### run.sh
#!/bin/bash
# the make line also repeats each setting of config.mk as NAME=value (left out here)
make -C /OpenROAD-flow-scripts/flow DESIGN_CONFIG=/design/flow/config.mk WORK_HOME=/design/flow/orfs CLKGATE_MAP_FILE= finish
### config.mk
export PLATFORM = sky130hd
export DESIGN_NAME = EQ_Engine
export DESIGN_NICKNAME = EQ_Engine
export VERILOG_FILES = /design/flow/design.v
export SDC_FILE = /design/flow/constraint.sdc
export NUM_CORES = 4
export LEC_CHECK = 0
export CAP_MARGIN = 40
export CORE_MARGIN = 2
export CORE_UTILIZATION = 68
export CTS_CLUSTER_DIAMETER = 31
export CTS_CLUSTER_SIZE = 21
export PLACE_DENSITY = 0.6
export SLEW_MARGIN = 20
### constraint.sdc
create_clock -name core_clock -period 6.68 [get_ports {clk}]
set_input_delay 1.3360 -clock core_clock [delete_from_list [all_inputs] [get_ports {clk}]]
set_output_delay 1.3360 -clock core_clock [all_outputs]
set_load 0.01 [all_outputs]
### design.v
module band_scale(POT, audio, scaled, rst_n, clk);
input rst_n, clk;
input [11:0]POT;
input signed [15:0]audio;
output [15:0]scaled;
logic [23:0]potSq;
logic signed [12:0]signedPot; 
logic signed [28:0]FIRscaled; 
logic flagPos, flagNeg, upperZero, upperOnes;
logic [23:0] potSq_q1;
assign potSq = POT*POT;
always_ff @(posedge clk, negedge rst_n) begin
  if (!rst_n)
    potSq_q1 <= '0;
  else
    potSq_q1 <= potSq;
end
assign signedPot = {1'b0, potSq_q1[23:12]};
assign FIRscaled = signedPot * audio;
assign upperZero = !(FIRscaled[27] && FIRscaled[26] && FIRscaled[25]);
assign upperOnes = FIRscaled[27] || FIRscaled[26] || FIRscaled[25];
assign flagNeg = (FIRscaled[28] && upperZero);
assign flagPos = (!FIRscaled[28] && upperOnes);
assign scaled = flagNeg ? 16'h8000 :
		flagPos ? 16'h7FFF : 
		FIRscaled[25:10];
endmodule
module EQ_Engine(clk, rst_n, lft_lp_out, rght_lp_out, lft_b1_out, rght_b1_out, lft_b2_out, rght_b2_out, lft_b3_out, rght_b3_out, lft_hp_out, rght_hp_out, aud_out_lft, aud_out_rght, POT_LP, POT_B1, POT_B2, POT_B3, POT_HP, VOL_POT);
input clk, rst_n;
input [11:0] POT_LP, POT_B1, POT_B2, POT_B3, POT_HP, VOL_POT;
input signed [15:0] lft_lp_out, rght_lp_out, lft_b1_out, rght_b1_out, lft_b2_out, rght_b2_out, lft_b3_out, rght_b3_out, lft_hp_out, rght_hp_out;
output [15:0] aud_out_lft, aud_out_rght;
logic signed [15:0] scaled_lp_lft, scaled_b1_lft, scaled_b2_lft, scaled_b3_lft, scaled_hp_lft, scaled_lp_rght, scaled_b1_rght, scaled_b2_rght, scaled_b3_rght, scaled_hp_rght;
logic signed [15:0] scaled_lp_lft_ff, scaled_b1_lft_ff, scaled_b2_lft_ff, scaled_b3_lft_ff, scaled_hp_lft_ff, scaled_lp_rght_ff, scaled_b1_rght_ff, scaled_b2_rght_ff, scaled_b3_rght_ff, scaled_hp_rght_ff;
logic signed [15:0] band_scale_sum_lft_ff, band_scale_sum_rght_ff, band_scale_sum_rght, band_scale_sum_lft;
logic signed [28:0] aud_out_mult_lft, aud_out_mult_rght;
band_scale bsleftlp(.POT(POT_LP), .audio(lft_lp_out), .scaled(scaled_lp_lft_ff), .clk(clk), .rst_n(rst_n));
band_scale bsleftb1(.POT(POT_B1), .audio(lft_b1_out), .scaled(scaled_b1_lft_ff), .clk(clk), .rst_n(rst_n));
band_scale bsleftb2(.POT(POT_B2), .audio(lft_b2_out), .scaled(scaled_b2_lft_ff), .clk(clk), .rst_n(rst_n));
band_scale bsleftb3(.POT(POT_B3), .audio(lft_b3_out), .scaled(scaled_b3_lft_ff), .clk(clk), .rst_n(rst_n));
band_scale bslefthp(.POT(POT_HP), .audio(lft_hp_out), .scaled(scaled_hp_lft_ff), .clk(clk), .rst_n(rst_n));
assign band_scale_sum_lft_ff = (scaled_lp_lft + scaled_b1_lft + scaled_b2_lft + scaled_b3_lft + scaled_hp_lft);
assign aud_out_mult_lft = (band_scale_sum_lft * $signed({1'b0, VOL_POT}));
assign aud_out_lft = aud_out_mult_lft [27:12];
band_scale bsrightlp(.POT(POT_LP), .audio(rght_lp_out), .scaled(scaled_lp_rght_ff), .clk(clk), .rst_n(rst_n));
band_scale bsrightb1(.POT(POT_B1), .audio(rght_b1_out), .scaled(scaled_b1_rght_ff), .clk(clk), .rst_n(rst_n));
band_scale bsrightb2(.POT(POT_B2), .audio(rght_b2_out), .scaled(scaled_b2_rght_ff), .clk(clk), .rst_n(rst_n));
band_scale bsrightb3(.POT(POT_B3), .audio(rght_b3_out), .scaled(scaled_b3_rght_ff), .clk(clk), .rst_n(rst_n));
band_scale bsrighthp(.POT(POT_HP), .audio(rght_hp_out), .scaled(scaled_hp_rght_ff), .clk(clk), .rst_n(rst_n));
assign band_scale_sum_rght_ff = (scaled_lp_rght + scaled_b1_rght + scaled_b2_rght + scaled_b3_rght + scaled_hp_rght);
assign aud_out_mult_rght = (band_scale_sum_rght * $signed({1'b0, VOL_POT}));
assign aud_out_rght = aud_out_mult_rght [27:12];
always_ff @(posedge clk, negedge rst_n) begin
  if (!rst_n) begin
    scaled_lp_lft <= '0;
    scaled_b1_lft <= '0;
    scaled_b2_lft <= '0;
    scaled_b3_lft <= '0;
    scaled_hp_lft <= '0;
    scaled_lp_rght <= '0;
    scaled_b1_rght <= '0;
    scaled_b2_rght <= '0;
    scaled_b3_rght <= '0;
    scaled_hp_rght <= '0;
  end
  else begin
    scaled_lp_lft <= scaled_lp_lft_ff;
    scaled_b1_lft <= scaled_b1_lft_ff;
    scaled_b2_lft <= scaled_b2_lft_ff;
    scaled_b3_lft <= scaled_b3_lft_ff;
    scaled_hp_lft <= scaled_hp_lft_ff;
    scaled_lp_rght <= scaled_lp_rght_ff;
    scaled_b1_rght <= scaled_b1_rght_ff;
    scaled_b2_rght <= scaled_b2_rght_ff;
    scaled_b3_rght <= scaled_b3_rght_ff;
    scaled_hp_rght <= scaled_hp_rght_ff;
  end
end
always_ff @(posedge clk, negedge rst_n) begin
  if (!rst_n) begin
    band_scale_sum_lft <= '0;
    band_scale_sum_rght <= '0;
  end
  else begin
    band_scale_sum_lft <= band_scale_sum_lft_ff;
    band_scale_sum_rght <= band_scale_sum_rght_ff;
  end
end
endmodule
==> results_dict.tcl, run 1 <==
# place-and-route summary
set metrics [dict create \
    status "complete, but fails checks" \
    so.violations "negative setup slack" \
    die_height_um 406.5 \
    nets 17540 \
    hold_viol_final 0 \
    ff_type "dfrtp_1" \
    arrival_ns 6.94 \
    place_area_um2 126500 \
    rows 147 \
    finClkSkew_ns 0.05632 \
    utilization_pct 83.10 \
    postCtsHoldBufs 0 \
    drv_cap 0 \
    antenna_found_initial 32 \
    syn_avg_cell_area_um2 9.141 \
    cp_common_cell "fa_1" \
    slowest_stage "fa_1" \
    r2r-start "bsrightlp.potSq_q1[16]" \
    dieArea_um2 165200 \
    grt_usage_pct 34.95 \
    htree_levels 2 \
    synth_top_area_share_pct 47.08 \
    ys_cells 12050 \
    worst-path-stages 28 \
    final_cell_area_um2 133600 \
    port_buffers 265 \
    clkSlewWorstSetupHoldPaths_ns 0.05 \
    max_stage_delay_ns 0.55 \
    grt-ovfl-total 0 \
    fmax_ghz 0.1208 \
    logic_family "adder cells" \
    simple_gate_share_pct 14.98 \
    finalSetupViolCount 76 \
    top_cell "inv_1" \
    place_hpwl_um 233500 \
    synthTopCellsByCount "3311 x inv_1, 2591 x fa_1, 1377 x and2_1, 1308 x nand2_1, 1062 x ha_1" \
    adder_share_pct 59.15 \
    hp-start "scaled_hp_lft[0]" \
    critPathRequiredTime_ns 5.34 \
    fillers 9931 \
    rrSetupSlack_ns -0.10 \
    drc_errors 0 \
    synth_seq_share_pct 5.724 \
    crit_buf_inv 11 \
    warnings 54 \
    coreArea_um2 160800 \
    slew_headroom_pct 24.96 \
    drtIter0Drc 4797 \
    clkLatencyLatePin_ns 0.66 \
    grt_pass1_vias 94230 \
    edf_count 0 \
    yosysUniqueCellTypes 73 \
    holdCritPathClass "flip-flop to flip-flop" \
    async_flop_share_pct 100.0 \
    initCoreUtil_pct 68.53 \
    cts_tree "built" \
    largest_area_cell "fa_1" \
    cp_top_family "adder cells" \
    synthesis.nets 15940 \
    clockBufferDepth 3 \
    grt_pass1_wl_um 460200 \
    end_kind "output pin" \
    drv_slew 0 \
    dp_slack_ns -2.569 \
    dieWidth_um 406.5 \
    cts-buffers-inserted 55 \
    hold_depth 1 \
    rr_endpoint "scaled_lp_lft[6]" \
    register_area_um2 6321 \
    final_antenna_net_count 0 \
    vias_per_cell 5.342 \
    tightest_slew_ns 1.126 \
    gp_congestion 0.9325 \
    fin_tns_setup_ns -42.63 \
    logic_area_um2 93230 \
    route.vias.total 84810 \
    clockRootBuffer "clkbuf_16" \
    grt_max_degree 174 \
    cp-startpoint "VOL_POT[1]" \
    min_period_ns 8.278 \
    synthesis.area_um2 110200 \
    synthAoiAreaFrac_pct 4.161 \
    ys_ff 252 \
    firstDrtPassIters 9 \
    critical_path_class "input pin to output pin" \
    startpoint_type "input pin" \
    syn_to_final_growth_pct 21.25 \
    crit_path_max_fanout 6 \
    ys_sh_mux_pct 0.1533 \
    syn_inst 12050 \
    synthTopCellsByArea "fa_1 47%, ha_1 12%, inv_1 11%, and2_1 7.8%, dfrtp_1 5.7%" \
    ys_chip_area_um2 110200 \
    setup_slack_ns -1.598 \
    hold-path-endpoint "band_scale_sum_lft[0]" \
    cp-endpoint "aud_out_lft[14]" \
    finalClockPeriodUsage_pct 123.9 \
    rsz0062_at_grt "true" \
    wl_per_cell_um 17.71 \
    yosys_warnings 2 \
    routed_wl_um 281200 \
    ff2ff_path_depth 26 \
    cts.sinks 252 \
    io_pins 266 \
    xor_share_pct 2.902 \
]
stage by stage:
stage / hold WS (ns) / std cells
5_1_grt: 0.5300 / 15870
6_report: 0.5296 / 15880
2_1_floorplan: 0.4557 / 12050
3_5_place_dp: 0.5080 / 15510
4_1_cts: 0.5240 / 15760
3_3_place_gp: 0.5238 / 15510
what timing repair did:
action                                  4_1_cts  5_1_grt
endpoints found under the setup margin      189      191
cloned                                       16       11
pin swaps                                   303      462
buffers inserted                            140      111
gates resized                               808      743
hold endpoints to repair                      0        0
area by class of cell:
class,instances,share of cell area (%)
Antenna cell,18,0.03372
Clock buffer,65,1.128
Clock inverter,39,0.3709
Tap cell,2160,2.023
Sequential cell,252,4.732
Multi-Input combinational cell,8012,69.80
Inverter,3311,9.311
Timing Repair Buffer,2019,12.60
routing by layer:
metal  GRT usage [%]  wire [um]
met1           43.08     106600
met2           61.70     144100
met3           4.768      16450
met4           14.87      13920
met5               0        127
==> run 2: changes to the inputs <==
CAP_MARGIN = 20   (was 40)
CORE_UTILIZATION = 72   (was 68)
CTS_CLUSTER_SIZE = unset   (was 21)
PLACE_DENSITY = 0.81   (was 0.6)
clock period = 6.97 ns   (was 6.68 ns; I/O delays follow)
==> results_dict.tcl, run 2 <==
# place-and-route summary
set metrics [dict create \
    grt-ovfl-total 0 \
    clkLatencyLatePin_ns 0.72 \
    cp-startpoint "VOL_POT[1]" \
    setup_slack_ns -1.218 \
    so.violations "negative setup slack" \
    rsz0062_at_grt "true" \
    port_buffers 265 \
    ys_chip_area_um2 110200 \
    simple_gate_share_pct 14.98 \
    synthAoiAreaFrac_pct 4.161 \
    cts_tree "built" \
    end_kind "output pin" \
    hold_depth 1 \
    hold_viol_final 0 \
    ys_sh_mux_pct 0.1533 \
    use_met1_pct 46.00 \
    slowest_stage "fa_1" \
    drv_slew 0 \
    worst-path-stages 28 \
    finalSetupViolCount 36 \
    slew_headroom_pct 27.76 \
    syn_inst 12050 \
    grt_pass1_vias 95730 \
    cts-buffers-inserted 56 \
    yosys_warnings 2 \
    nets 17160 \
    antenna_found_initial 13 \
    warnings 52 \
    top_cell "inv_1" \
    crit_buf_inv 9 \
    ys_ff 252 \
    dieArea_um2 156200 \
    final_antenna_net_count 0 \
    grt_max_degree 118 \
    clkSlewWorstSetupHoldPaths_ns 0.05 \
    initCoreUtil_pct 72.52 \
    drc_errors 0 \
    cts.sinks 252 \
    place_hpwl_um 235500 \
    synthesis.area_um2 110200 \
    routed_wl_um 284800 \
    r2r-start "bsrightb1.potSq_q1[14]" \
    yosysUniqueCellTypes 73 \
    wl_per_cell_um 18.54 \
    route.vias.total 84900 \
    synthTopCellsByArea "fa_1 47%, ha_1 12%, inv_1 11%, and2_1 7.8%, dfrtp_1 5.7%" \
    use_met3_pct 5.549 \
    grt_pass1_wl_um 467000 \
    syn_to_final_growth_pct 16.70 \
    clockRootBuffer "clkbuf_16" \
    cp_common_cell "fa_1" \
    gp_congestion 0.9585 \
    coreArea_um2 151900 \
    ys_cells 12050 \
    arrival_ns 6.79 \
    status "complete, but fails checks" \
    startpoint_type "input pin" \
    max_stage_delay_ns 0.53 \
    adder_share_pct 59.15 \
    cp-endpoint "aud_out_lft[15]" \
    ff_type "dfrtp_1" \
    vias_per_cell 5.528 \
    logic_family "adder cells" \
    synth_top_area_share_pct 47.08 \
    syn_avg_cell_area_um2 9.141 \
    rows 143 \
    grt-busiest-layer "met2" \
    hold-path-endpoint "band_scale_sum_rght[0]" \
    synthesis.nets 15940 \
    rrSetupSlack_ns 0.12 \
    min_period_ns 8.188 \
    async_flop_share_pct 100.0 \
    drv_cap 0 \
    critPathRequiredTime_ns 5.58 \
    firstDrtPassIters 6 \
    rr_endpoint "scaled_b1_lft[4]" \
    ff2ff_path_depth 24 \
    holdCritPathClass "flip-flop to flip-flop" \
    hp-start "scaled_hp_rght[0]" \
    synth_seq_share_pct 5.724 \
    postCtsHoldBufs 0 \
    htree_levels 2 \
    die_height_um 395.2 \
    xor_share_pct 2.902 \
    fmax_ghz 0.1221 \
    grtUsageMet2_pct 65.63 \
    tightest_slew_ns 1.084 \
    drtIter0Drc 5746 \
    finClkSkew_ns 0.09776 \
    cp_top_family "adder cells" \
    largest_area_cell "fa_1" \
    critical_path_class "input pin to output pin" \
    dieWidth_um 395.2 \
    edf_count 0 \
    synthTopCellsByCount "3311 x inv_1, 2591 x fa_1, 1377 x and2_1, 1308 x nand2_1, 1062 x ha_1" \
    finalClockPeriodUsage_pct 117.5 \
    fillers 8410 \
    io_pins 266 \
    crit_path_max_fanout 4 \
    fin_tns_setup_ns -28.16 \
    clockBufferDepth 3 \
    utilization_pct 84.63 \
    grt_usage_pct 37.23 \
]
[run 2: final cells by class]
| cell class | count | area [um^2] | area share, % |
|---|---|---|---|
| clock inverter | 39 | 483.0 | 0.3757 |
| inverter | 3311 | 12430 | 9.667 |
| clock buffer | 66 | 1489 | 1.158 |
| sequential | 252 | 6311 | 4.909 |
| timing repair buffer | 1643 | 13460 | 10.47 |
| multi-input combinational | 8011 | 91840 | 71.44 |
| tap | 2030 | 2540 | 1.976 |
| antenna | 5 | 12.51 | 0.009733 |
[run 2: per-layer routing]
metal / vias up / routed length (um)
li1: 37280 / -
met1: 43340 / 103800
met2: 3360 / 146600
met3: 914 / 21260
met4: 10 / 13020
met5: - / 66
[run 2: metrics by stage]
stage / area (um^2) / hold WS, ns / worst slack, ns / instances
global route: 128600 / 0.5089 / -1.405 / 15360
CTS: 127200 / 0.4883 / -1.254 / 15330
global placement: 123800 / 0.4840 / -2.205 / 15140
detailed placement: 123800 / 0.4900 / -2.286 / 15140
finish: 128600 / 0.4912 / -1.218 / 15360
floorplan: 111000 / 0.4557 / -0.7628 / 12050
[run 2: timing repair]
action	4_1_cts	5_1_grt
setup buffers	71	29
resized	515	450
gates cloned	11	7
endpoints found under the setup margin	170	187
pin swaps	182	214
==> run 3: changes to the inputs <==
CORE_UTILIZATION = 45   (was 72)
CTS_CLUSTER_DIAMETER = unset   (was 31)
PLACE_DENSITY = 0.6   (was 0.81)
clock period = 17.9 ns   (was 6.97 ns; I/O delays follow)
==> results_dict.tcl, run 3 <==
# place-and-route summary
set metrics [dict create \
    critPathRequiredTime_ns 14.32 \
    finalClockPeriodUsage_pct 80.18 \
    slowest_stage "a2111oi_1" \
    fin_tns_setup_ns 0 \
    drv_slew 0 \
    path_cells "clkdlybuf4s50_1 > buf_4 > nand2_1 > fa_1 > inv_1 > fa_1 > fa_1 > inv_1 > fa_1 > inv_1 > fa_1 > ha_1 > nand4_1 > a2111oi_1 > nor3_1 > or4_1 > nand3_1 > o41ai_1 > o21ai_0 > o21a_1 > nor2_1 > xnor2_1 > clkdlybuf4s50_1" \
    hold_depth 1 \
    critical_path_class "input pin to output pin" \
    top_cell "inv_1" \
    grt_pass1_vias 84480 \
    clockRootBuffer "clkbuf_16" \
    cp-endpoint "aud_out_rght[15]" \
    firstDrtPassIters 5 \
    ff_type "dfrtp_1" \
    vias_per_cell 4.937 \
    clockBufferDepth 3 \
    clkLatencyLatePin_ns 0.65 \
    place_hpwl_um 214600 \
    tightest_slew_ns 1.058 \
    grt-ovfl-total 0 \
    drc_errors 0 \
    nets 15820 \
    adder_share_pct 59.15 \
    port_buffers 265 \
    cts_tree "built" \
    edf_count 0 \
    finalSetupViolCount 0 \
    ff2ff_path_depth 20 \
    slew_headroom_pct 28.52 \
    gp_congestion 0.8678 \
    warnings 49 \
    synthTopCellsByCount "3311 x inv_1, 2591 x fa_1, 1377 x and2_1, 1308 x nand2_1, 1062 x ha_1" \
    crit_buf_inv 6 \
    coreArea_um2 243200 \
    r2r-start "bsrightb2.potSq_q1[16]" \
    largest_area_cell "fa_1" \
    dieWidth_um 498.8 \
    finClkSkew_ns 0.02335 \
    final_antenna_net_count 0 \
    syn_avg_cell_area_um2 9.141 \
    wl_per_cell_um 16.69 \
    cp_common_cell "fa_1" \
    drtIter0Drc 3318 \
    syn_inst 12050 \
    htree_levels 1 \
    yosysUniqueCellTypes 73 \
    worst-path-stages 23 \
    die_height_um 498.8 \
    hold-path-endpoint "band_scale_sum_rght[0]" \
    status "finished clean" \
    initCoreUtil_pct 45.29 \
    ys_chip_area_um2 110200 \
    synthesis.nets 15940 \
    post_cts_buffers 0 \
    logic_family "adder cells" \
    yosys_warnings 2 \
    synthTopCellsByArea "fa_1 47%, ha_1 12%, inv_1 11%, and2_1 7.8%, dfrtp_1 5.7%" \
    synth_top_area_share_pct 47.08 \
    end_kind "output pin" \
    utilization_pct 47.91 \
    min_period_ns 14.35 \
    ys_sh_mux_pct 0.1533 \
    cts.sinks 252 \
    arrival_ns 10.77 \
    ys_cells 12050 \
    ys_ff 252 \
    postCtsHoldBufs 0 \
    synth_seq_share_pct 5.724 \
    rr_endpoint "scaled_b2_lft[7]" \
    startpoint_type "input pin" \
    cp_top_family "adder cells" \
    rsz0062_at_grt "false" \
    rows 181 \
    drv_cap 0 \
    grt_usage_pct 21.35 \
    fmax_ghz 0.06967 \
    io_pins 266 \
    crit_path_max_fanout 31 \
    antenna_found_initial 40 \
    rrSetupSlack_ns 10.41 \
    synthAoiAreaFrac_pct 4.161 \
    routed_wl_um 253200 \
    clkSlewWorstSetupHoldPaths_ns 0.07 \
    hp-start "scaled_hp_rght[0]" \
    grt_pass1_wl_um 434400 \
    simple_gate_share_pct 14.98 \
    cts_resized 0 \
    grt_max_degree 113 \
    holdCritPathClass "flip-flop to flip-flop" \
    synthesis.area_um2 110200 \
    route.vias.total 74880 \
    xor_share_pct 2.902 \
    cts-buffers-inserted 31 \
    async_flop_share_pct 100.0 \
    max_stage_delay_ns 0.77 \
    cp-startpoint "VOL_POT[1]" \
    dieArea_um2 248800 \
    syn_to_final_growth_pct 5.767 \
    hold_viol_final 0 \
]
## run 3: layer usage
metal  global-route usage, %  routed length (um)
met1                   29.10              113300
met2                   36.91              124000
met3                   2.352               10700
met4                   4.088                4874
met5                       0                 290
## run 3: layout make-up
type	instances	area, um^2
clock buffer	41	833.3
tap	3202	4006
antenna	12	30.03
multi-input combinational	8008	89630
clock inverter	12	126.4
sequential	252	6316
fill	23180	126700
inverter	3311	12430
timing repair buffer	328	3148
## run 3: through the flow
step	setup slack [ns]	cell area (um^2)	hold slack [ns]	std cells
after CTS	3.117	116400	0.5552	15150
after global routing	3.054	116500	0.5890	15160
final	3.547	116500	0.5600	15170
after floorplan	5.109	110200	0.4557	12050
after detailed placement	3.151	115500	0.5270	15100
after global placement	3.220	115500	0.5415	15100
==> run 4: changes to the inputs <==
CORE_UTILIZATION = 71   (was 45)
PLACE_DENSITY = 0.4   (was 0.6)
clock period = 11.8 ns   (was 17.9 ns; I/O delays follow)
==> results_dict.tcl, run 4 <==
# place-and-route summary
set metrics [dict create \
    status "finished clean" \
    crit_buf_inv 7 \
    nets 15840 \
    top_cell "inv_1" \
    rows 144 \
    yosysUniqueCellTypes 73 \
    setup_slack_ns 0.3726 \
    grt_usage_pct 33.05 \
    port_buffers 265 \
    adder_share_pct 59.15 \
    coreArea_um2 154000 \
    finalClockPeriodUsage_pct 96.84 \
    arrival_ns 9.07 \
    min_period_ns 11.43 \
    cts_resized 0 \
    cp_top_family "adder cells" \
    grt-ovfl-total 0 \
    grt_pass1_vias 85450 \
    cts-buffers-inserted 31 \
    max_stage_delay_ns 0.55 \
    tightest_slew_ns 1.057 \
    die_height_um 397.9 \
    xor_share_pct 2.902 \
    edf_count 0 \
    cts.sinks 252 \
    warnings 48 \
    firstDrtPassIters 5 \
    r2r-start "bsrightlp.potSq_q1[17]" \
    hold-path-endpoint "band_scale_sum_lft[0]" \
    syn_to_final_growth_pct 4.755 \
    clockBufferDepth 3 \
    ff2ff_path_depth 23 \
    htree_levels 1 \
    ys_chip_area_um2 110200 \
    syn_avg_cell_area_um2 9.141 \
    yosys_warnings 2 \
    dp_cells 13970 \
    dp_slack_ns 0.1199 \
    wl_per_cell_um 17.62 \
    holdCritPathClass "flip-flop to flip-flop" \
    synth_top_area_share_pct 47.08 \
    hold_viol_final 0 \
    vias_per_cell 5.495 \
    slowest_stage "clkdlybuf4s50_1" \
    largest_area_cell "fa_1" \
    synthTopCellsByArea "fa_1 47%, ha_1 12%, inv_1 11%, and2_1 7.8%, dfrtp_1 5.7%" \
    cp_common_cell "fa_1" \
    ys_sh_mux_pct 0.1533 \
    synthTopCellsByCount "3311 x inv_1, 2591 x fa_1, 1377 x and2_1, 1308 x nand2_1, 1062 x ha_1" \
    grt_max_degree 82 \
    initCoreUtil_pct 71.51 \
    ys_cells 12050 \
    synthesis.nets 15940 \
    place_hpwl_um 206500 \
    critPathRequiredTime_ns 9.44 \
    place_area_um2 114200 \
    clkSlewWorstSetupHoldPaths_ns 0.06 \
    layoutNonFillerInstCount 14030 \
    syn_inst 12050 \
    drv_slew 0 \
    cp-endpoint "aud_out_lft[15]" \
    logic_family "adder cells" \
    clkLatencyLatePin_ns 0.63 \
    route.vias.total 77100 \
    drv_cap 0 \
    synthAoiAreaFrac_pct 4.161 \
    startpoint_type "input pin" \
    final_cell_area_um2 115400 \
    post_cts_buffers 0 \
    finalSetupViolCount 0 \
    cp-startpoint "VOL_POT[2]" \
    slew_headroom_pct 28.62 \
    async_flop_share_pct 100.0 \
    critical_path_class "input pin to output pin" \
    clockRootBuffer "clkbuf_16" \
    end_kind "output pin" \
    rr_endpoint "scaled_lp_rght[14]" \
    drtIter0Drc 4316 \
    cts_tree "built" \
    ys_ff 252 \
    simple_gate_share_pct 14.98 \
    hold_depth 2 \
    routed_wl_um 247200 \
    io_pins 266 \
    antenna_found_initial 17 \
    grt_pass1_wl_um 420800 \
    rrSetupSlack_ns 4.14 \
    ff_type "dfrtp_1" \
    crit_path_max_fanout 15 \
    dieWidth_um 397.9 \
    hp-start "scaled_b3_lft[0]" \
    final_antenna_net_count 0 \
    logic_area_um2 89650 \
    drc_errors 0 \
    fmax_ghz 0.08751 \
    fillers 11430 \
    synthesis.area_um2 110200 \
    finClkSkew_ns 0.01791 \
    synth_seq_share_pct 5.724 \
    gp_congestion 0.9217 \
    fin_tns_setup_ns 0 \
    dieArea_um2 158300 \
    register_area_um2 6311 \
    rsz0062_at_grt "false" \
    postCtsHoldBufs 0 \
    worst-path-stages 26 \
]
run 4: per-layer routing:
metal / part of all wire [%] / vias up / wire length (um) / global-route usage [%]
met3: 6.4 / 441 / 15880 / 3.526
li1: - / 34630 / - / -
met2: 50 / 2362 / 123600 / 57.25
met1: 41 / 39660 / 100500 / 44.70
met4: 2.9 / 2 / 7229 / 8.793
met5: 0.0061 / - / 15 / 0
run 4: final cells by class:
| class | instances | area share, % |
|---|---|---|
| Antenna cell | 7 | 0.01518 |
| Sequential cell | 252 | 5.469 |
| Timing Repair Buffer | 352 | 2.900 |
| Inverter | 3311 | 10.77 |
| Clock inverter | 19 | 0.1995 |
| Tap cell | 2044 | 2.216 |
| Clock buffer | 38 | 0.7470 |
| Multi-Input combinational cell | 8008 | 77.68 |
run 4: stage by stage:
stage / util [%] / hold WS [ns]
after CTS: 74.87 / 0.6258
after global routing: 74.91 / 0.6487
after detailed placement: 74.16 / 0.6099
after global placement: 74.14 / 0.5943
after floorplan: - / 0.4557
final: 74.91 / 0.6257
==> run 5: changes to the inputs <==
CORE_UTILIZATION = 45   (was 71)
PLACE_DENSITY = 0.6   (was 0.4)
clock period = 12.0 ns   (was 11.8 ns; I/O delays follow)
==> results_dict.tcl, run 5 <==
# place-and-route summary
set metrics [dict create \
    status "finished clean" \
    setup_slack_ns 0.4611 \
    clockRootBuffer "clkbuf_16" \
    async_flop_share_pct 100.0 \
    worst-path-stages 23 \
    die_height_um 498.8 \
    cp_common_cell "fa_1" \
    adder_share_pct 59.15 \
    rows 181 \
    logic_family "adder cells" \
    port_buffers 265 \
    antenna_found_initial 47 \
    gp_congestion 0.8779 \
    place_hpwl_um 215800 \
    simple_gate_share_pct 14.98 \
    rrSetupSlack_ns 4.43 \
    firstDrtPassIters 6 \
    place_area_um2 115600 \
    clkLatencyLatePin_ns 0.62 \
    critPathRequiredTime_ns 9.60 \
    ff_type "dfrtp_1" \
    xor_share_pct 2.902 \
    vias_per_cell 4.950 \
    dieArea_um2 248800 \
    htree_levels 2 \
    syn_inst 12050 \
    synthTopCellsByArea "fa_1 47%, ha_1 12%, inv_1 11%, and2_1 7.8%, dfrtp_1 5.7%" \
    hold-path-endpoint "band_scale_sum_lft[0]" \
    warnings 49 \
    synthAoiAreaFrac_pct 4.161 \
    r2r-start "bsrightb2.potSq_q1[17]" \
    final_antenna_net_count 0 \
    dieWidth_um 498.8 \
    slowest_stage "clkdlybuf4s50_1" \
    min_period_ns 11.54 \
    rsz0062_at_grt "false" \
    crit_buf_inv 6 \
    cts-buffers-inserted 34 \
    finalClockPeriodUsage_pct 96.16 \
    synthTopCellsByCount "3311 x inv_1, 2591 x fa_1, 1377 x and2_1, 1308 x nand2_1, 1062 x ha_1" \
    ys_cells 12050 \
    dp_slack_ns 0.5154 \
    route.vias.total 75190 \
    end_kind "output pin" \
    drv_slew 0 \
    ys_chip_area_um2 110200 \
    synth_seq_share_pct 5.724 \
    wl_per_cell_um 16.89 \
    drc_errors 0 \
    hold_viol_final 0 \
    syn_to_final_growth_pct 6.028 \
    path_cells "clkdlybuf4s50_1 > nand2_1 > fa_1 > fa_1 > inv_1 > fa_1 > inv_1 > fa_1 > inv_1 > fa_1 > ha_1 > nand4_1 > a2111oi_0 > buf_4 > nor3_1 > or4_1 > nand3_1 > o41ai_2 > o21ai_0 > o21a_1 > nor2_1 > xnor2_1 > clkdlybuf4s50_1" \
    cts_tree "built" \
    final_cell_area_um2 116800 \
    fin_hold_ws_ns 0.6312 \
    grt_pass1_wl_um 437500 \
    drtIter0Drc 3336 \
    hold_depth 2 \
    grt_pass1_vias 84970 \
    holdCritPathClass "flip-flop to flip-flop" \
    top_cell "inv_1" \
    crit_path_max_fanout 10 \
    slew_headroom_pct 26.76 \
    arrival_ns 9.14 \
    synthesis.area_um2 110200 \
    ys_ff 252 \
    startpoint_type "input pin" \
    clkSlewWorstSetupHoldPaths_ns 0.06 \
    finClkSkew_ns 0.05971 \
    grt_max_degree 163 \
    coreArea_um2 243200 \
    critical_path_class "input pin to output pin" \
    fmax_ghz 0.08666 \
    layoutNonFillerInstCount 15190 \
    drv_cap 0 \
    hp-start "scaled_b3_lft[0]" \
    cp-startpoint "VOL_POT[7]" \
    nets 15840 \
    io_pins 266 \
    dp_cells 15110 \
    yosysUniqueCellTypes 73 \
    max_stage_delay_ns 0.82 \
    cp-endpoint "aud_out_rght[15]" \
    routed_wl_um 256500 \
    rr_endpoint "scaled_b2_rght[8]" \
    cp_top_family "adder cells" \
    syn_avg_cell_area_um2 9.141 \
    edf_count 0 \
    clockBufferDepth 3 \
    largest_area_cell "fa_1" \
    tightest_slew_ns 1.099 \
    initCoreUtil_pct 45.29 \
    finalSetupViolCount 0 \
    ff2ff_path_depth 23 \
    fillers 22950 \
    grt-ovfl-total 0 \
    grt_usage_pct 21.59 \
    yosys_warnings 2 \
    synthesis.nets 15940 \
    synth_top_area_share_pct 47.08 \
    ys_sh_mux_pct 0.1533 \
    cts.sinks 252 \
    fin_tns_setup_ns 0 \
]
[run 5: routing by layer]
| metal | up-vias | share of wire (%) | routed length [um] | track usage, % |
|---|---|---|---|---|
| met3 | 256 | 4.0 | 10280 | 2.269 |
| met2 | 1196 | 49 | 126600 | 37.81 |
| li1 | 34600 | - | - | - |
| met4 | 50 | 1.6 | 4124 | 3.712 |
| met1 | 39080 | 45 | 115200 | 29.26 |
| met5 | - | 0.12 | 313 | 0 |
[run 5: per-stage QoR]
stage	utilization [%]
6_report	48.02
3_3_place_gp	47.54
2_1_floorplan	-
4_1_cts	47.99
5_1_grt	48.01
3_5_place_dp	47.54
[run 5: layout make-up]
cell class	instances	area, um^2	share of cell area, %
multi-input combinational	8008	89640	76.75
tap	3202	4006	3.430
sequential	252	6311	5.403
antenna	17	42.54	0.03642
timing repair buffer	341	3286	2.813
inverter	3311	12430	10.64
clock buffer	46	955.9	0.8184
clock inverter	11	131.4	0.1125
[run 5: repair_timing]
item	4_1_cts	5_1_grt
gates resized	0	1
endpoints found under the setup margin	0	1
hold endpoints to repair	0	0
buffers inserted	0	0
hold buffers	0	0
==> run 6: changes to the inputs <==
CORE_UTILIZATION = 72   (was 45)
PLACE_DENSITY = unset   (was 0.6)
PLACE_DENSITY_LB_ADDON = 0.0   (was unset)
SETUP_SLACK_MARGIN = 0.86   (was unset)
clock period = 6.47 ns   (was 12.0 ns; I/O delays follow)
==> results_dict.tcl, run 6 <==
# place-and-route summary
set metrics [dict create \
    ff2ff_path_depth 26 \
    vias_per_cell 5.607 \
    hold_depth 1 \
    syn_inst 12050 \
    crit_buf_inv 10 \
    cts-buffers-inserted 31 \
    syn_avg_cell_area_um2 9.141 \
    r2r-start "bsrightb1.potSq_q1[17]" \
    drtIter0Drc 5935 \
    gp_congestion 0.9449 \
    logic_family "adder cells" \
    synthTopCellsByArea "fa_1 47%, ha_1 12%, inv_1 11%, and2_1 7.8%, dfrtp_1 5.7%" \
    grt_pass1_vias 98560 \
    synthAoiAreaFrac_pct 4.161 \
    use_met1_pct 46.76 \
    cp-startpoint "VOL_POT[2]" \
    routed_wl_um 307600 \
    ys_ff 252 \
    top_cell "inv_1" \
    htree_levels 1 \
    grt-ovfl-total 0 \
    rsz0062_at_grt "true" \
    tightest_slew_ns 0.8741 \
    so.violations "negative setup slack" \
    cts_tree "built" \
    hp-start "scaled_hp_lft[0]" \
    hold-path-endpoint "band_scale_sum_lft[0]" \
    cts.sinks 252 \
    ff_type "dfrtp_1" \
    ys_sh_mux_pct 0.1533 \
    synthTopCellsByCount "3311 x inv_1, 2591 x fa_1, 1377 x and2_1, 1308 x nand2_1, 1062 x ha_1" \
    dieWidth_um 395.2 \
    slowest_stage "fa_2" \
    wl_per_cell_um 19.58 \
    grt_pass1_wl_um 487400 \
    yosys_warnings 2 \
    postCtsHoldBufs 0 \
    warnings 49 \
    drv_slew 0 \
    clkSlewWorstSetupHoldPaths_ns 0.07 \
    nets 17530 \
    dieArea_um2 156200 \
    initCoreUtil_pct 72.52 \
    startpoint_type "input pin" \
    arrival_ns 6.98 \
    setup_slack_ns -1.806 \
    finalSetupViolCount 140 \
    utilization_pct 87.99 \
    antenna_found_initial 25 \
    coreArea_um2 151900 \
    fin_hold_ws_ns 0.5240 \
    route.vias.total 88080 \
    port_buffers 265 \
    adder_share_pct 59.15 \
    grt_max_degree 91 \
    rr_endpoint "scaled_b1_lft[13]" \
    clockRootBuffer "clkbuf_16" \
    grt-busiest-layer "met2" \
    rows 143 \
    drc_errors 0 \
    critical_path_class "input pin to output pin" \
    drv_cap 0 \
    simple_gate_share_pct 14.98 \
    finClkSkew_ns 0.02330 \
    grtUsageMet2_pct 69.33 \
    slew_headroom_pct 41.72 \
    synthesis.area_um2 110200 \
    fmax_ghz 0.1208 \
    grt_usage_pct 39.07 \
    synthesis.nets 15940 \
    finalClockPeriodUsage_pct 127.9 \
    use_met3_pct 6.138 \
    io_pins 266 \
    end_kind "output pin" \
    ys_cells 12050 \
    worst-path-stages 25 \
    cp_top_family "adder cells" \
    hold_viol_final 0 \
    max_stage_delay_ns 0.56 \
    cp_common_cell "buf_4" \
    syn_to_final_growth_pct 21.33 \
    edf_count 0 \
    synth_seq_share_pct 5.724 \
    final_antenna_net_count 0 \
    firstDrtPassIters 6 \
    status "complete, but fails checks" \
    clockBufferDepth 3 \
    place_hpwl_um 238100 \
    crit_path_max_fanout 4 \
    die_height_um 395.2 \
    async_flop_share_pct 100.0 \
    min_period_ns 8.276 \
    rrSetupSlack_ns -0.25 \
    clkLatencyLatePin_ns 0.66 \
    critPathRequiredTime_ns 5.18 \
    cp-endpoint "aud_out_rght[12]" \
    largest_area_cell "fa_1" \
    xor_share_pct 2.902 \
    ys_chip_area_um2 110200 \
    holdCritPathClass "flip-flop to flip-flop" \
    synth_top_area_share_pct 47.08 \
    yosysUniqueCellTypes 73 \
]
run 6: metrics by stage:
stage | worst slack (ns) | TNS [ns] | area, um^2 | cells
finish | -1.806 | -65.42 | 133700 | 15710
global route | -1.970 | -87.99 | 133600 | 15700
floorplan | -1.063 | -51.70 | 112600 | 12050
detailed placement | -2.811 | -265.46 | 126400 | 15340
CTS | -1.769 | -56.32 | 131400 | 15610
global placement | -2.634 | -237.49 | 126400 | 15340
run 6: cell type report:
class	count	area [um^2]
inverters	3311	12460
well taps	2030	2540
multi-input cells	8011	94130
flip-flops and latches	252	6344
clock buffers	38	842.1
repair buffers	2035	17060
clock inverters	19	252.7
diodes	12	30.03
fillers	7371	18250
run 6: per-layer routing:
metal  share of wire (%)  vias up
li1                    -    38030
met1                  35    44830
met2                  51     3878
met3                 7.4     1328
met4                 6.1       16
met5               0.031        -
run 6: repair_timing:
item | CTS | global route
setup endpoints to repair | 229 | 242
resized | 1229 | 611
gates cloned | 23 | 5
setup buffers | 192 | 84
pin swaps | 463 | 400
==> run 7: changes to the inputs <==
ABC_AREA = 1   (was unset)
PLACE_DENSITY = 0.6   (was unset)
PLACE_DENSITY_LB_ADDON = unset   (was 0.0)
SETUP_SLACK_MARGIN = unset   (was 0.86)
clock period = 10.1 ns   (was 6.47 ns; I/O delays follow)
==> results_dict.tcl, run 7 <==
# place-and-route summary
set metrics [dict create \
    clkLatencyLatePin_ns 0.61 \
    async_flop_share_pct 100.0 \
    rr_endpoint "scaled_b3_lft[4]" \
    startpoint_type "input pin" \
    fmax_ghz 0.1013 \
    initCoreUtil_pct 72.60 \
    critPathRequiredTime_ns 8.08 \
    hp-start "scaled_hp_lft[0]" \
    logic_family "adder cells" \
    yosysUniqueCellTypes 44 \
    firstDrtPassIters 8 \
    holdCritPathClass "flip-flop to flip-flop" \
    place_area_um2 124300 \
    drv_slew 0 \
    dieArea_um2 170000 \
    slew_headroom_pct 48.06 \
    synth_top_area_share_pct 43.20 \
    top_cell "inv_1" \
    cts.sinks 252 \
    synthesis.nets 19620 \
    clkSlewWorstSetupHoldPaths_ns 0.07 \
    cts_resized 0 \
    hold_viol_final 0 \
    synthTopCellsByArea "fa_1 43%, inv_1 16%, nand2_1 13%, ha_1 11%, dfrtp_1 5.3%" \
    ys_sh_mux_pct 0 \
    postCtsHoldBufs 0 \
    route.vias.total 95500 \
    syn_to_final_growth_pct 4.322 \
    cts_tree "built" \
    coreArea_um2 165400 \
    dieWidth_um 412.3 \
    grt_pass1_wl_um 497000 \
    die_height_um 412.3 \
    crit_path_max_fanout 24 \
    fillers 12470 \
    syn_inst 15730 \
    grt-ovfl-total 0 \
    tightest_slew_ns 0.7779 \
    path_cells "clkdlybuf4s50_1 > buf_12 > nand2_1 > fa_1 > inv_1 > fa_1 > fa_1 > inv_1 > fa_1 > inv_1 > fa_1 > ha_1 > nand2_1 > nor4_1 > nand3_1 > nand3_1 > xor2_1 > clkdlybuf4s50_1" \
    clockBufferDepth 3 \
    finalClockPeriodUsage_pct 97.70 \
    hold-path-endpoint "band_scale_sum_lft[0]" \
    rows 149 \
    finClkSkew_ns 0.02583 \
    ff_type "dfrtp_1" \
    place_hpwl_um 248300 \
    synthesis.area_um2 120100 \
    htree_levels 1 \
    slowest_stage "clkdlybuf4s50_1" \
    antenna_found_initial 24 \
    routed_wl_um 292400 \
    grt_usage_pct 35.95 \
    final_cell_area_um2 125200 \
    max_stage_delay_ns 0.63 \
    cts-buffers-inserted 26 \
    drc_errors 0 \
    status "finished clean" \
    clockRootBuffer "clkbuf_16" \
    warnings 50 \
    critical_path_class "input pin to output pin" \
    vias_per_cell 5.355 \
    drv_cap 0 \
    worst-path-stages 18 \
    nets 19510 \
    rrSetupSlack_ns 3.74 \
    hold_depth 1 \
    grt_pass1_vias 104800 \
    largest_area_cell "fa_1" \
    wl_per_cell_um 16.40 \
    crit_buf_inv 6 \
    ys_cells 15730 \
    ff2ff_path_depth 22 \
    synth_seq_share_pct 5.253 \
    ys_chip_area_um2 120100 \
    end_kind "output pin" \
    drtIter0Drc 6502 \
    adder_share_pct 54.27 \
    xor_share_pct 2.561 \
    grt_max_degree 194 \
    port_buffers 265 \
    simple_gate_share_pct 15.97 \
    min_period_ns 9.868 \
    gp_congestion 0.9820 \
    io_pins 266 \
    ys_ff 252 \
    syn_avg_cell_area_um2 7.633 \
    arrival_ns 7.85 \
    finalSetupViolCount 0 \
    cp-startpoint "VOL_POT[2]" \
    synthAoiAreaFrac_pct 4.022 \
    layoutNonFillerInstCount 17830 \
    cp-endpoint "aud_out_lft[13]" \
    cp_top_family "adder cells" \
    r2r-start "bsleftb3.potSq_q1[13]" \
    edf_count 0 \
    post_cts_buffers 0 \
    yosys_warnings 2 \
    cp_common_cell "fa_1" \
    synthTopCellsByCount "5201 x inv_1, 4062 x nand2_1, 2591 x fa_1, 1062 x ha_1" \
    dp_cells 17780 \
    final_antenna_net_count 0 \
]
[run 7: cell type report]
class / count / area [um^2] / area share [%]
clock buffers: 35 / 745.7 / 0.5954
flip-flops and latches: 252 / 6306 / 5.035
inverters: 5211 / 19560 / 15.62
repair buffers: 350 / 3456 / 2.759
well taps: 2189 / 2739 / 2.187
clock inverters: 11 / 142.6 / 0.1139
diodes: 9 / 22.52 / 0.01798
multi-input cells: 9777 / 92270 / 73.67
[run 7: stage by stage]
| step | util [%] | worst slack [ns] | hold slack [ns] | TNS, ns |
|---|---|---|---|---|
| floorplan | - | 1.477 | 0.4557 | 0 |
| CTS | 75.68 | 0.03643 | 0.5459 | 0 |
| global route | 75.74 | -0.01422 | 0.5530 | -0.01422 |
| detailed placement | 75.15 | 0.04900 | 0.5312 | 0 |
| global placement | 75.15 | 0.1486 | 0.5335 | 0 |
| finish | 75.74 | 0.2320 | 0.5416 | 0 |
[run 7: metal layers]
metal	share of wire (%)	up-vias	wire (um)	global-route usage (%)
met1	38	46830	111000	44.71
met4	4.5	30	13070	14.74
met5	0.065	-	189	0
li1	-	43890	-	-
met3	6.9	968	20230	4.234
met2	51	3775	148000	63.78
==> run 8: changes to the inputs <==
ABC_AREA = unset   (was 1)
CELL_PAD_IN_SITES_GLOBAL_PLACEMENT = 0   (was unset)
CORE_UTILIZATION = 71   (was 72)
CTS_CLUSTER_DIAMETER = 74   (was unset)
CTS_CLUSTER_SIZE = 33   (was unset)
GPL_ROUTABILITY_DRIVEN = 1   (was unset)
GPL_TIMING_DRIVEN = 1   (was unset)
MIN_ROUTING_LAYER = met1   (was unset)
PLACE_DENSITY = 0.36   (was 0.6)
TNS_END_PERCENT = 45   (was unset)
clock period = 5.24 ns   (was 10.1 ns; I/O delays follow)
==> results_dict.tcl, run 8 <==
# place-and-route summary
set metrics [dict create \
    cts_tree "built" \
    cts.sinks 252 \
    clkSlewWorstSetupHoldPaths_ns 0.09 \
    ff2ff_path_depth 27 \
    edf_count 0 \
    clkLatencyLatePin_ns 0.68 \
    clockBufferDepth 3 \
    coreArea_um2 154000 \
    routed_wl_um 299300 \
    yosysUniqueCellTypes 73 \
    slowest_stage "fa_2" \
    critical_path_class "input pin to output pin" \
    dp_slack_ns -3.457 \
    ys_sh_mux_pct 0.1533 \
    setup_slack_ns -2.392 \
    synthAoiAreaFrac_pct 4.161 \
    grt_max_degree 146 \
    largest_area_cell "fa_1" \
    antenna_found_initial 20 \
    rows 144 \
    yosys_warnings 2 \
    ys_cells 12050 \
    route.vias.total 87630 \
    initCoreUtil_pct 71.51 \
    holdCritPathClass "input pin to asynchronous set/reset pin" \
    synthTopCellsByCount "3311 x inv_1, 2591 x fa_1, 1377 x and2_1, 1308 x nand2_1, 1062 x ha_1" \
    critPathRequiredTime_ns 4.19 \
    rrSetupSlack_ns -1.40 \
    warnings 54 \
    synth_top_area_share_pct 47.08 \
    io_pins 266 \
    port_buffers 265 \
    firstDrtPassIters 8 \
    so.violations "negative setup slack" \
    grt_pass1_wl_um 479500 \
    fin_hold_ws_ns 0.3393 \
    cp-endpoint "aud_out_rght[14]" \
    logic_family "adder cells" \
    dieWidth_um 397.9 \
    crit_buf_inv 10 \
    ys_ff 252 \
    dp_cells 15650 \
    drtIter0Drc 5677 \
    crit_path_max_fanout 6 \
    place_hpwl_um 242800 \
    dieArea_um2 158300 \
    syn_inst 12050 \
    postCtsHoldBufs 0 \
    final_antenna_net_count 0 \
    max_stage_delay_ns 0.58 \
    startpoint_type "input pin" \
    tightest_slew_ns 0.7739 \
    arrival_ns 6.58 \
    simple_gate_share_pct 14.98 \
    gp_congestion 0.9371 \
    nets 17760 \
    end_kind "output pin" \
    cp_top_family "adder cells" \
    rr_endpoint "scaled_lp_lft[5]" \
    grt_pass1_vias 98630 \
    synthTopCellsByArea "fa_1 47%, ha_1 12%, inv_1 11%, and2_1 7.8%, dfrtp_1 5.7%" \
    worst-path-stages 24 \
    htree_levels 1 \
    xor_share_pct 2.902 \
    r2r-start "bsrightlp.potSq_q1[14]" \
    syn_to_final_growth_pct 21.96 \
    top_cell "inv_1" \
    min_period_ns 7.632 \
    synthesis.nets 15940 \
    drv_slew 0 \
    vias_per_cell 5.495 \
    grt_usage_pct 38.06 \
    grt-ovfl-total 0 \
    rsz0062_at_grt "true" \
    clockRootBuffer "clkbuf_16" \
    cp_common_cell "buf_4" \
    wl_per_cell_um 18.77 \
    adder_share_pct 59.15 \
    async_flop_share_pct 100.0 \
    slew_headroom_pct 48.40 \
    fmax_ghz 0.1310 \
    finClkSkew_ns 0.09873 \
    cp-startpoint "VOL_POT[2]" \
    path_cells "buf_12 > buf_12 > buf_8 > buf_4 > and2_1 > buf_4 > fa_2 > fa_2 > fa_1 > inv_1 > fa_1 > inv_1 > fa_1 > ha_4 > nand3_1 > or4_1 > nand3_2 > o41ai_4 > buf_4 > o21ai_4 > buf_4 > nor2_2 > xnor2_1 > buf_2" \
    ys_chip_area_um2 110200 \
    status "complete, but fails checks" \
    drc_errors 0 \
    layoutNonFillerInstCount 15950 \
    die_height_um 397.9 \
    synth_seq_share_pct 5.724 \
    drv_cap 0 \
    hold_viol_final 0 \
    cts-buffers-inserted 22 \
    finalClockPeriodUsage_pct 145.7 \
    synthesis.area_um2 110200 \
    ff_type "dfrtp_1" \
    finalSetupViolCount 248 \
    syn_avg_cell_area_um2 9.141 \
]
==> run 8: layout make-up <==
| type | instances | area (um^2) |
|---|---|---|
| diodes | 11 | 27.53 |
| clock buffers | 22 | 550.5 |
| clock inverters | 18 | 440.4 |
| fillers | 7981 | 19690 |
| inverters | 3311 | 12440 |
| multi-input cells | 8012 | 92930 |
| flip-flops and latches | 252 | 6339 |
| well taps | 2044 | 2557 |
| repair buffers | 2278 | 19080 |
==> run 8: stage by stage <==
| step | instance area [um^2] | setup TNS [ns] | util (%) |
|---|---|---|---|
| floorplan | 111700 | -270.56 | - |
| global placement | 128300 | -491.55 | 83.30 |
| detailed placement | 128300 | -530.33 | 83.30 |
| CTS | 132200 | -274.61 | 85.79 |
| global route | 134400 | -325.59 | 87.21 |
| finish | 134400 | -279.78 | 87.22 |
==> run 8: repair_timing <==
action                                  4_1_cts  5_1_grt
endpoints found under the setup margin      245      251
cloned                                       19        7
hold endpoints to repair                      0        0
setup buffers                               140       91
resized                                     912      474
pin swaps                                   359      286
==> run 8: routing by layer <==
layer	vias up	GRT usage (%)	wire, um
met3	1136	5.666	20880
met2	3436	68.07	154400
li1	38510	-	-
met1	44530	44.87	105600
met4	12	18.47	18390
met5	-	0	69
==> run 9: changes to the inputs <==
CELL_PAD_IN_SITES_DETAIL_PLACEMENT = 1   (was unset)
CELL_PAD_IN_SITES_GLOBAL_PLACEMENT = 2   (was 0)
CORE_ASPECT_RATIO = 1.09   (was unset)
CORE_UTILIZATION = 21   (was 71)
CTS_CLUSTER_DIAMETER = unset   (was 74)
CTS_CLUSTER_SIZE = 29   (was 33)
GPL_ROUTABILITY_DRIVEN = unset   (was 1)
HOLD_SLACK_MARGIN = 0.12   (was unset)
PLACE_DENSITY = unset   (was 0.36)
PLACE_DENSITY_LB_ADDON = 0.09   (was unset)
SETUP_SLACK_MARGIN = 0.72   (was unset)
SLEW_MARGIN = 35   (was 20)
TNS_END_PERCENT = unset   (was 45)
clock period = 11.5 ns   (was 5.24 ns; I/O delays follow)
==> results_dict.tcl, run 9 <==
# place-and-route summary
set metrics [dict create \
    status "finished clean" \
    place_area_um2 120800 \
    cp_common_cell "fa_1" \
    largest_area_cell "fa_1" \
    syn_to_final_growth_pct 11.53 \
    synthesis.area_um2 110200 \
    holdCritPathClass "flip-flop to flip-flop" \
    cp-startpoint "VOL_POT[4]" \
    io_pins 266 \
    ys_cells 12050 \
    edf_count 0 \
    synthTopCellsByArea "fa_1 47%, ha_1 12%, inv_1 11%, and2_1 7.8%, dfrtp_1 5.7%" \
    crit_path_max_fanout 9 \
    logic_family "adder cells" \
    gp_congestion 0.7393 \
    port_buffers 265 \
    finalSetupViolCount 0 \
    worst-path-stages 28 \
    cp-endpoint "aud_out_lft[13]" \
    warnings 53 \
    ff2ff_path_depth 22 \
    adder_share_pct 59.15 \
    syn_inst 12050 \
    clkSlewWorstSetupHoldPaths_ns 0.06 \
    route.vias.total 75240 \
    grt_max_degree 117 \
    synth_top_area_share_pct 47.08 \
    synth_seq_share_pct 5.724 \
    critPathRequiredTime_ns 9.20 \
    hold_depth 1 \
    wl_per_cell_um 18.46 \
    place_hpwl_um 296500 \
    clockRootBuffer "clkbuf_16" \
    drv_cap 0 \
    grt-ovfl-total 0 \
    synthAoiAreaFrac_pct 4.161 \
    drtIter0Drc 1675 \
    yosys_warnings 2 \
    min_period_ns 10.60 \
    r2r-start "bsrightlp.potSq_q1[13]" \
    initCoreUtil_pct 21.09 \
    hold_viol_final 0 \
    drv_slew 0 \
    slowest_stage "fa_1" \
    ff_type "dfrtp_1" \
    hold-path-endpoint "band_scale_sum_rght[0]" \
    postCtsHoldBufs 0 \
    finClkSkew_ns 0.05807 \
    async_flop_share_pct 100.0 \
    slew_headroom_pct 39.27 \
    syn_avg_cell_area_um2 9.141 \
    finalClockPeriodUsage_pct 92.21 \
    grt_pass1_vias 91410 \
    grt_usage_pct 13.60 \
    crit_buf_inv 10 \
    coreArea_um2 522300 \
    rr_endpoint "scaled_lp_lft[14]" \
    rows 277 \
    cts-buffers-inserted 41 \
    routed_wl_um 351700 \
    antenna_found_initial 64 \
    xor_share_pct 2.902 \
    arrival_ns 8.30 \
    firstDrtPassIters 5 \
    fmax_ghz 0.09431 \
    yosysUniqueCellTypes 73 \
    cts.sinks 252 \
    nets 15900 \
    tightest_slew_ns 0.9110 \
    rsz0062_at_grt "true" \
    htree_levels 2 \
    die_height_um 760.2 \
    dieWidth_um 697.7 \
    final_cell_area_um2 122900 \
    drc_errors 0 \
    max_stage_delay_ns 0.52 \
    grt_pass1_wl_um 558600 \
    clockBufferDepth 3 \
    simple_gate_share_pct 14.98 \
    hp-start "scaled_hp_rght[0]" \
    startpoint_type "input pin" \
    ys_chip_area_um2 110200 \
    top_cell "inv_1" \
    ys_sh_mux_pct 0.1533 \
    dieArea_um2 530400 \
    end_kind "output pin" \
    clkLatencyLatePin_ns 0.70 \
    final_antenna_net_count 0 \
    cp_top_family "adder cells" \
    synthTopCellsByCount "3311 x inv_1, 2591 x fa_1, 1377 x and2_1, 1308 x nand2_1, 1062 x ha_1" \
    cts_tree "built" \
    critical_path_class "input pin to output pin" \
    vias_per_cell 3.950 \
    ys_ff 252 \
    synthesis.nets 15940 \
    rrSetupSlack_ns 3.68 \
]
==> run 9: timing repair <==
item / in CTS / in global routing
gates resized: 76 / 32
pin swaps: 16 / 20
setup buffers: 19 / 7
endpoints found under the setup margin: 24 / 20
cloned: 3 / 0
==> run 9: area by class of cell <==
type                    count  area [um^2]
clock buffers              49         1096
diodes                     25        62.56
inverters                3311        12430
multi-input cells        8008        89920
well taps                6975         8727
flip-flops and latches    252         6367
repair buffers            402         3891
clock inverters            25        370.4
fillers                 60490       399400
==> run 9: metrics by stage <==
step | setup WS, ns | cells | hold WS [ns] | setup TNS (ns) | util (%)
after CTS | 0.6580 | 19020 | 0.6152 | 0 | 23.48
after global placement | -0.2392 | 18920 | 0.5627 | -1.114 | 23.11
after floorplan | 1.269 | 12050 | 0.4557 | 0 | -
final | 0.8963 | 19050 | 0.5993 | 0 | 23.52
after global routing | 0.6118 | 19030 | 0.6425 | 0 | 23.51
after detailed placement | -0.3413 | 18920 | 0.5401 | -1.244 | 23.13
==> run 9: per-layer routing <==
metal / wire length [um] / up-vias / global-route usage (%)
met3: 6181 / 185 / 1.018
met4: 3780 / 36 / 1.536
met1: 162500 / 39860 / 17.90
met5: 221 / - / 0
li1: - / 34730 / -
met2: 179000 / 429 / 24.93
==> run 10: changes to the inputs <==
CELL_PAD_IN_SITES_DETAIL_PLACEMENT = unset   (was 1)
CELL_PAD_IN_SITES_GLOBAL_PLACEMENT = unset   (was 2)
CORE_ASPECT_RATIO = unset   (was 1.09)
CORE_MARGIN = 5   (was 2)
CORE_UTILIZATION = 40   (was 21)
CTS_CLUSTER_SIZE = unset   (was 29)
GPL_ROUTABILITY_DRIVEN = 0   (was unset)
GPL_TIMING_DRIVEN = unset   (was 1)
HOLD_SLACK_MARGIN = unset   (was 0.12)
MIN_ROUTING_LAYER = unset   (was met1)
PLACE_DENSITY_LB_ADDON = unset   (was 0.09)
SETUP_SLACK_MARGIN = unset   (was 0.72)
SLEW_MARGIN = 20   (was 35)
clock period = 12.0 ns   (was 11.5 ns; I/O delays follow)
==> results_dict.tcl, run 10 <==
# place-and-route summary
set metrics [dict create \
    status "finished clean" \
    grt-ovfl-total 0 \
    cp-startpoint "VOL_POT[5]" \
    largest_area_cell "fa_1" \
    synthTopCellsByCount "3311 x inv_1, 2591 x fa_1, 1377 x and2_1, 1308 x nand2_1, 1062 x ha_1" \
    hold_depth 2 \
    rows 192 \
    fillers 27030 \
    place_hpwl_um 212100 \
    cp_common_cell "fa_1" \
    initCoreUtil_pct 40.23 \
    ys_chip_area_um2 110200 \
    grt_usage_pct 18.07 \
    finClkSkew_ns 0.02822 \
    yosysUniqueCellTypes 73 \
    xor_share_pct 2.902 \
    hold_viol_final 0 \
    drv_slew 0 \
    rsz0062_at_grt "false" \
    clkSlewWorstSetupHoldPaths_ns 0.06 \
    holdCritPathClass "flip-flop to flip-flop" \
    clockRootBuffer "clkbuf_16" \
    register_area_um2 6311 \
    ys_sh_mux_pct 0.1533 \
    port_buffers 265 \
    htree_levels 2 \
    postCtsHoldBufs 0 \
    fmax_ghz 0.08565 \
    yosys_warnings 2 \
    hp-start "scaled_b3_lft[0]" \
    logic_area_um2 89640 \
    firstDrtPassIters 7 \
    routed_wl_um 249100 \
    path_cells "clkdlybuf4s50_1 > buf_4 > nand2_1 > fa_1 > fa_1 > fa_1 > fa_1 > inv_1 > fa_1 > ha_1 > nand4_1 > a2111oi_0 > buf_4 > nor3_1 > or4_1 > nand3_1 > o41ai_2 > o21ai_0 > o21a_1 > nor2_1 > xnor2_1 > clkdlybuf4s50_1" \
    cp-endpoint "aud_out_rght[15]" \
    synthesis.nets 15940 \
    ys_cells 12050 \
    crit_path_max_fanout 8 \
    nets 15840 \
    cts-buffers-inserted 35 \
    grt_pass1_vias 79830 \
    syn_avg_cell_area_um2 9.141 \
    route.vias.total 73520 \
    critical_path_class "input pin to output pin" \
    warnings 46 \
    cp_top_family "adder cells" \
    io_pins 266 \
    utilization_pct 42.88 \
    async_flop_share_pct 100.0 \
    ff2ff_path_depth 22 \
    final_antenna_net_count 0 \
    vias_per_cell 4.716 \
    arrival_ns 9.28 \
    fin_tns_setup_ns 0 \
    rrSetupSlack_ns 4.48 \
    drc_errors 0 \
    worst-path-stages 22 \
    syn_inst 12050 \
    rr_endpoint "scaled_hp_lft[3]" \
    drtIter0Drc 2779 \
    startpoint_type "input pin" \
    logic_family "adder cells" \
    synthTopCellsByArea "fa_1 47%, ha_1 12%, inv_1 11%, and2_1 7.8%, dfrtp_1 5.7%" \
    max_stage_delay_ns 0.83 \
    min_period_ns 11.68 \
    critPathRequiredTime_ns 9.60 \
    ff_type "dfrtp_1" \
    clkLatencyLatePin_ns 0.58 \
    simple_gate_share_pct 14.98 \
    die_height_um 534.8 \
    coreArea_um2 273900 \
    syn_to_final_growth_pct 6.607 \
    hold-path-endpoint "band_scale_sum_lft[0]" \
    synth_seq_share_pct 5.724 \
    tightest_slew_ns 1.090 \
    slew_headroom_pct 26.39 \
    edf_count 0 \
    dieArea_um2 286000 \
    synth_top_area_share_pct 47.08 \
    clockBufferDepth 3 \
    drv_cap 0 \
    cts_tree "built" \
    grt_max_degree 79 \
    finalClockPeriodUsage_pct 97.30 \
    ys_ff 252 \
    cts.sinks 252 \
    r2r-start "bslefthp.potSq_q1[14]" \
    wl_per_cell_um 15.98 \
    end_kind "output pin" \
    slowest_stage "clkdlybuf4s50_1" \
    adder_share_pct 59.15 \
    grt_pass1_wl_um 422500 \
    crit_buf_inv 5 \
    synthesis.area_um2 110200 \
    finalSetupViolCount 0 \
    top_cell "inv_1" \
    synthAoiAreaFrac_pct 4.161 \
    dieWidth_um 534.8 \
    antenna_found_initial 31 \
]
==> run 10: timing repair <==
action | 4_1_cts | 5_1_grt
setup buffers | 0 | 0
gates resized | 0 | 2
endpoints found under the setup margin | 0 | 1
==> run 10: stage by stage <==
stage          area [um^2]  cells  hold WS [ns]  worst slack [ns]
2_1_floorplan       110200  12050        0.4557             1.569
3_3_place_gp        116200  15510        0.5896            0.4739
3_5_place_dp        116200  15510        0.5959            0.3940
4_1_cts             117400  15570        0.6178            0.3404
5_1_grt             117400  15580        0.6327           0.09546
6_report            117400  15590        0.6037            0.3242
==> run 10: cell type report <==
class	instances	share of cell area (%)
antenna	17	0.03622
clock buffer	43	0.8065
clock inverter	21	0.2237
inverter	3311	10.58
multi-input combinational	8008	76.32
sequential	252	5.374
tap	3589	3.824
timing repair buffer	347	2.832
==> run 10: per-layer routing <==
metal,wire length [um],track usage [%],up-vias
li1,-,-,34610
met1,117300,25.65,37730
met2,118800,30.65,989
met3,9280,1.725,173
met4,3578,2.859,16
met5,96,0,-
